==> inputs of v6 <==
## uart_top
module uart_top #(
    parameter   OPERAND_WIDTH = 512,
    parameter   ADDER_WIDTH   = 128,
    parameter   NBYTES        = OPERAND_WIDTH / 8,  
    parameter   CLK_FREQ      = 125_000_000,
    parameter   BAUD_RATE     = 7_812_500    
  )  
  (
    input   wire   iClk, iRst,
    input   wire   iRx,
    output  wire   oTx
  );
  reg [NBYTES*8-1:0] rBuffer1, rBuffer2;
  wire [(NBYTES)*8:0] wBuffer3;
  reg [(NBYTES+1)*8-1:0] rBufferRes;
  localparam s_IDLE         = 3'b000;
  localparam s_WAIT_RX1     = 3'b001;
  localparam s_WAIT_RX2     = 3'b010;
  localparam s_ADDITION     = 3'b011;
  localparam s_TX           = 3'b100;
  localparam s_WAIT_TX      = 3'b101;
  localparam s_DONE         = 3'b110;
  localparam s_WAIT_ADD_SUB = 3'b111;
  reg [2:0]   rFSM;  
  reg         rTxStart;
  reg [7:0]   rTxByte;
  wire        wTxBusy;
  wire        wTxDone;
  wire [7:0] wRxByte;
  wire wRxDone;
  uart_tx #(  .CLK_FREQ(CLK_FREQ), .BAUD_RATE(BAUD_RATE) )
  UART_TX_INST
    (.iClk(iClk),
     .iRst(iRst),
     .iTxStart(rTxStart),
     .iTxByte(rTxByte),
     .oTxSerial(oTx),
     .oTxBusy(wTxBusy),
     .oTxDone(wTxDone)
     );
  uart_rx #( .CLK_FREQ(CLK_FREQ), .BAUD_RATE(BAUD_RATE) )
  UART_RX_INST
  (.iClk(iClk),
   .iRst(iRst),
   .iRxSerial(iRx),
   .oRxByte(wRxByte),
   .oRxDone(wRxDone)
   );
  ...
Settings: LEC_CHECK=0, ABC_AREA=0, CAP_MARGIN=40, CELL_PAD_IN_SITES_DETAIL_PLACEMENT=2, CELL_PAD_IN_SITES_GLOBAL_PLACEMENT=1, CORE_MARGIN=7, CORE_UTILIZATION=16, GPL_ROUTABILITY_DRIVEN=0, GPL_TIMING_DRIVEN=1, MAX_ROUTING_LAYER=met4, MIN_ROUTING_LAYER=met2, SETUP_SLACK_MARGIN=1.4, SLEW_MARGIN=5, TNS_END_PERCENT=70; clock period 5.7 ns.
run.sh (not shown) runs the stock make flow with config.mk's settings and CLKGATE_MAP_FILE=.
==> inputs of v20, as changes to v6 <==
==> flow/config.mk (replaced) <==
export PLATFORM = sky130hd
export DESIGN_NAME = uart_top
export DESIGN_NICKNAME = uart_top
export VERILOG_FILES = /design/flow/design.v
export SDC_FILE = /design/flow/constraint.sdc
export NUM_CORES = 4
export LEC_CHECK = 0
export CAP_MARGIN = 20
export CORE_MARGIN = 2
export CORE_UTILIZATION = 72
export CTS_CLUSTER_DIAMETER = 117
export SLEW_MARGIN = 20
==> flow/constraint.sdc (replaced) <==
create_clock -name core_clock -period 3.53 [get_ports {iClk}]
set_input_delay 0.7060 -clock core_clock [delete_from_list [all_inputs] [get_ports {iClk}]]
set_output_delay 0.7060 -clock core_clock [all_outputs]
set_load 0.01 [all_outputs]
==> inputs of v19, as changes to v6 <==
--- a/flow/config.mk
+++ b/flow/config.mk
@@ -7,13 +7,11 @@
 export LEC_CHECK = 0
 export ABC_AREA = 0
 export CAP_MARGIN = 40
-export CELL_PAD_IN_SITES_DETAIL_PLACEMENT = 2
 export CELL_PAD_IN_SITES_GLOBAL_PLACEMENT = 1
 export CORE_MARGIN = 7
-export CORE_UTILIZATION = 16
+export CORE_UTILIZATION = 40
 export GPL_ROUTABILITY_DRIVEN = 0
-export GPL_TIMING_DRIVEN = 1
-export MAX_ROUTING_LAYER = met4
+export GPL_TIMING_DRIVEN = 0
 export MIN_ROUTING_LAYER = met2
 export SETUP_SLACK_MARGIN = 1.4
 export SLEW_MARGIN = 5
==> results <==
Status: v20 finished with violations; v19 complete, no violations; v6 complete, no violations
Violated checks: v20 setup timing; v19 -; v6 -
Count of buffers added by post-CTS timing repair for setup: v20 14; v19 1; v6 0
Overall via count from detail_route: v20 93,600; v19 130,000; v6 124,000
Post-route non-filler standard cell count: v20 15,700; v19 18,100; v6 23,200
Fraction of the core area occupied by cells at floorplan: v20 72.2%; v19 40.3%; v6 16.0%
Worst endpoint required time: v20 4.32 ns; v19 6.56 ns; v6 6.49 ns
Post-route core utilization: v20 81.3%; v19 46.7%; v6 19.1%
Clock network area share: v20 7.59%; v19 8.65%; v6 8.31%
Number of antenna violations at the first check in global routing: v20 42; v19 0; v6 0
Layout net count: v20 13,500; v19 14,200; v6 13,300
Filler cells: v20 9,707; v19 28,700; v6 84,500
Worst hold margin: v20 0.335 ns; v19 0.316 ns; v6 0.325 ns
Post-placement worst setup slack: v20 -0.498 ns; v19 0.685 ns; v6 1.27 ns
Sequential cell area: v20 63,300 um^2; v19 63,300 um^2; v6 63,300 um^2
Inserted tap cell count: v20 2,189; v19 3,919; v6 9,858
Tool Warnings: v20 260; v19 184; v6 330
Reg-to-reg endpoint: v20 MP_ADDER_INST.regResult[501]$_SDFF_PP0_; v19 rBufferRes[8]$_SDFFE_PP0P_; v6 MP_ADDER_INST.regResult[501]$_SDFF_PP0_
Share of power burned in combinational logic: v20 3.2%; v19 3.2%; v6 3.0%
Detailed-route wire length on metal 1: v20 136,000 um; v19 0 um; v6 0 um
Net Sw Frac: v20 22.0%; v19 23.2%; v6 24.1%
Total die area: v20 168,000 um^2; v19 312,000 um^2; v6 766,000 um^2

* * *

==> cedar <==
Starting RTL as in the previous note.
## uart_top
module uart_top #(
    parameter   OPERAND_WIDTH = 512,
    parameter   ADDER_WIDTH   = 128,
    parameter   NBYTES        = OPERAND_WIDTH / 8,  
    parameter   CLK_FREQ      = 125_000_000,
    parameter   BAUD_RATE     = 7_812_500    
  )  
  (
    input   wire   iClk, iRst,
    input   wire   iRx,
    output  wire   oTx
  );
  reg [NBYTES*8-1:0] rBuffer1, rBuffer2;
  wire [(NBYTES)*8:0] wBuffer3;
  reg [(NBYTES+1)*8-1:0] rBufferRes;
  localparam s_IDLE         = 3'b000;
  localparam s_WAIT_RX1     = 3'b001;
  localparam s_WAIT_RX2     = 3'b010;
  localparam s_ADDITION     = 3'b011;
  localparam s_TX           = 3'b100;
  localparam s_WAIT_TX      = 3'b101;
  localparam s_DONE         = 3'b110;
  localparam s_WAIT_ADD_SUB = 3'b111;
  reg [2:0]   rFSM;  
  reg         rTxStart;
  reg [7:0]   rTxByte;
  wire        wTxBusy;
  wire        wTxDone;
  wire [7:0] wRxByte;
  wire wRxDone;
  uart_tx #(  .CLK_FREQ(CLK_FREQ), .BAUD_RATE(BAUD_RATE) )
  UART_TX_INST
    (.iClk(iClk),
     .iRst(iRst),
     .iTxStart(rTxStart),
     .iTxByte(rTxByte),
     .oTxSerial(oTx),
     .oTxBusy(wTxBusy),
     .oTxDone(wTxDone)
     );
  uart_rx #( .CLK_FREQ(CLK_FREQ), .BAUD_RATE(BAUD_RATE) )
  UART_RX_INST
  (.iClk(iClk),
   .iRst(iRst),
   .iRxSerial(iRx),
   .oRxByte(wRxByte),
   .oRxDone(wRxDone)
   );
   reg r_StartAdd;
  ...
Settings: LEC_CHECK=0, CAP_MARGIN=0, CORE_ASPECT_RATIO=0.72, CORE_MARGIN=2, CORE_UTILIZATION=72, CTS_CLUSTER_DIAMETER=397, CTS_CLUSTER_SIZE=11, HOLD_SLACK_MARGIN=0.3, PLACE_DENSITY=0.41, SLEW_MARGIN=20, TNS_END_PERCENT=5; clock period 2.33 ns.
==> inputs of sierra, as changes to cedar <==
- CAP_MARGIN: 0 -> 20
- CORE_ASPECT_RATIO: 0.72 -> default
- CTS_CLUSTER_DIAMETER: 397 -> default
- CTS_CLUSTER_SIZE: 11 -> default
- HOLD_SLACK_MARGIN: 0.3 -> default
- PLACE_DENSITY: 0.41 -> default
- SETUP_SLACK_MARGIN: default -> 0.78
- TNS_END_PERCENT: 5 -> default
==> flow/constraint.sdc (replaced) <==
create_clock -name core_clock -period 3.31 [get_ports {iClk}]
set_input_delay 0.6620 -clock core_clock [delete_from_list [all_inputs] [get_ports {iClk}]]
set_output_delay 0.6620 -clock core_clock [all_outputs]
set_load 0.01 [all_outputs]
==> inputs of nickel, as changes to cedar <==
- CORE_ASPECT_RATIO: 0.72 -> default
- CTS_CLUSTER_DIAMETER: 397 -> 395
- SETUP_SLACK_MARGIN: default -> 0.53
==> inputs of onyx, as changes to cedar <==
- CAP_MARGIN: 0 -> 20
- CORE_ASPECT_RATIO: 0.72 -> default
- CORE_UTILIZATION: 72 -> 66
- CTS_CLUSTER_DIAMETER: 397 -> default
- CTS_CLUSTER_SIZE: 11 -> default
- HOLD_SLACK_MARGIN: 0.3 -> default
- PLACE_DENSITY: 0.41 -> default
- TNS_END_PERCENT: 5 -> default
==> flow/constraint.sdc (replaced) <==
create_clock -name core_clock -period 6.94 [get_ports {iClk}]
set_input_delay 1.3880 -clock core_clock [delete_from_list [all_inputs] [get_ports {iClk}]]
set_output_delay 1.3880 -clock core_clock [all_outputs]
set_load 0.01 [all_outputs]
==> results <==
Endpoint of the most critical setup path: nickel MP_ADDER_INST.regResult[500]$_SDFF_PP0_; cedar MP_ADDER_INST.regResult[500]$_SDFF_PP0_; onyx MP_ADDER_INST.regResult[501]$_SDFF_PP0_; sierra MP_ADDER_INST.regResult[500]$_SDFF_PP0_
Result of the run: nickel complete, but fails checks; cedar complete, but fails checks; onyx no timing/DRC/antenna violations; sierra complete, but fails checks
Violated checks: nickel antenna rules, setup timing; cedar setup timing; onyx -; sierra setup timing
Final Skew: nickel 0.0498 ns; cedar 0.0538 ns; onyx 0.0497 ns; sierra 0.0482 ns
Achievable clock frequency: nickel 279 MHz; cedar 278 MHz; onyx 234 MHz; sierra 278 MHz
Clk. pwr: nickel 45.6 mW; cedar 45.9 mW; onyx 17.1 mW; sierra 36.2 mW
Endpoint of the worst hold-timing path: nickel UART_RX_INST.rRx2$_DFF_P_; cedar UART_RX_INST.rRx2$_DFF_P_; onyx UART_RX_INST.rRx2$_DFF_P_; sierra rFSM[0]$_DFF_P_
Sum of routed wire segments on met1: nickel 132 mm; cedar 144 mm; onyx 135 mm; sierra 134 mm
Delay contributed by the slowest stage of the critical path: nickel 0.54 ns; cedar 0.54 ns; onyx 0.66 ns; sierra 0.54 ns
Worst reg2reg path startpoint: nickel MP_ADDER_INST.regB_Q[72]$_SDFF_PP0_; cedar MP_ADDER_INST.regB_Q[72]$_SDFF_PP0_; onyx MP_ADDER_INST.regB_Q[86]$_SDFF_PP0_; sierra MP_ADDER_INST.regB_Q[72]$_SDFF_PP0_
Internal power: nickel 81.7 mW; cedar 81.9 mW; onyx 28.8 mW; sierra 60.7 mW
Number of tapcells: nickel 2189; cedar 2176; onyx 2355; sierra 2189
Filler cell count in the final layout: nickel 9570; cedar 9380; onyx 13449; sierra 9698
Seq area share: nickel 0.460; cedar 0.463; onyx 0.488; sierra 0.463
No activity file was given, so power comes from the tool's default toggle rates.
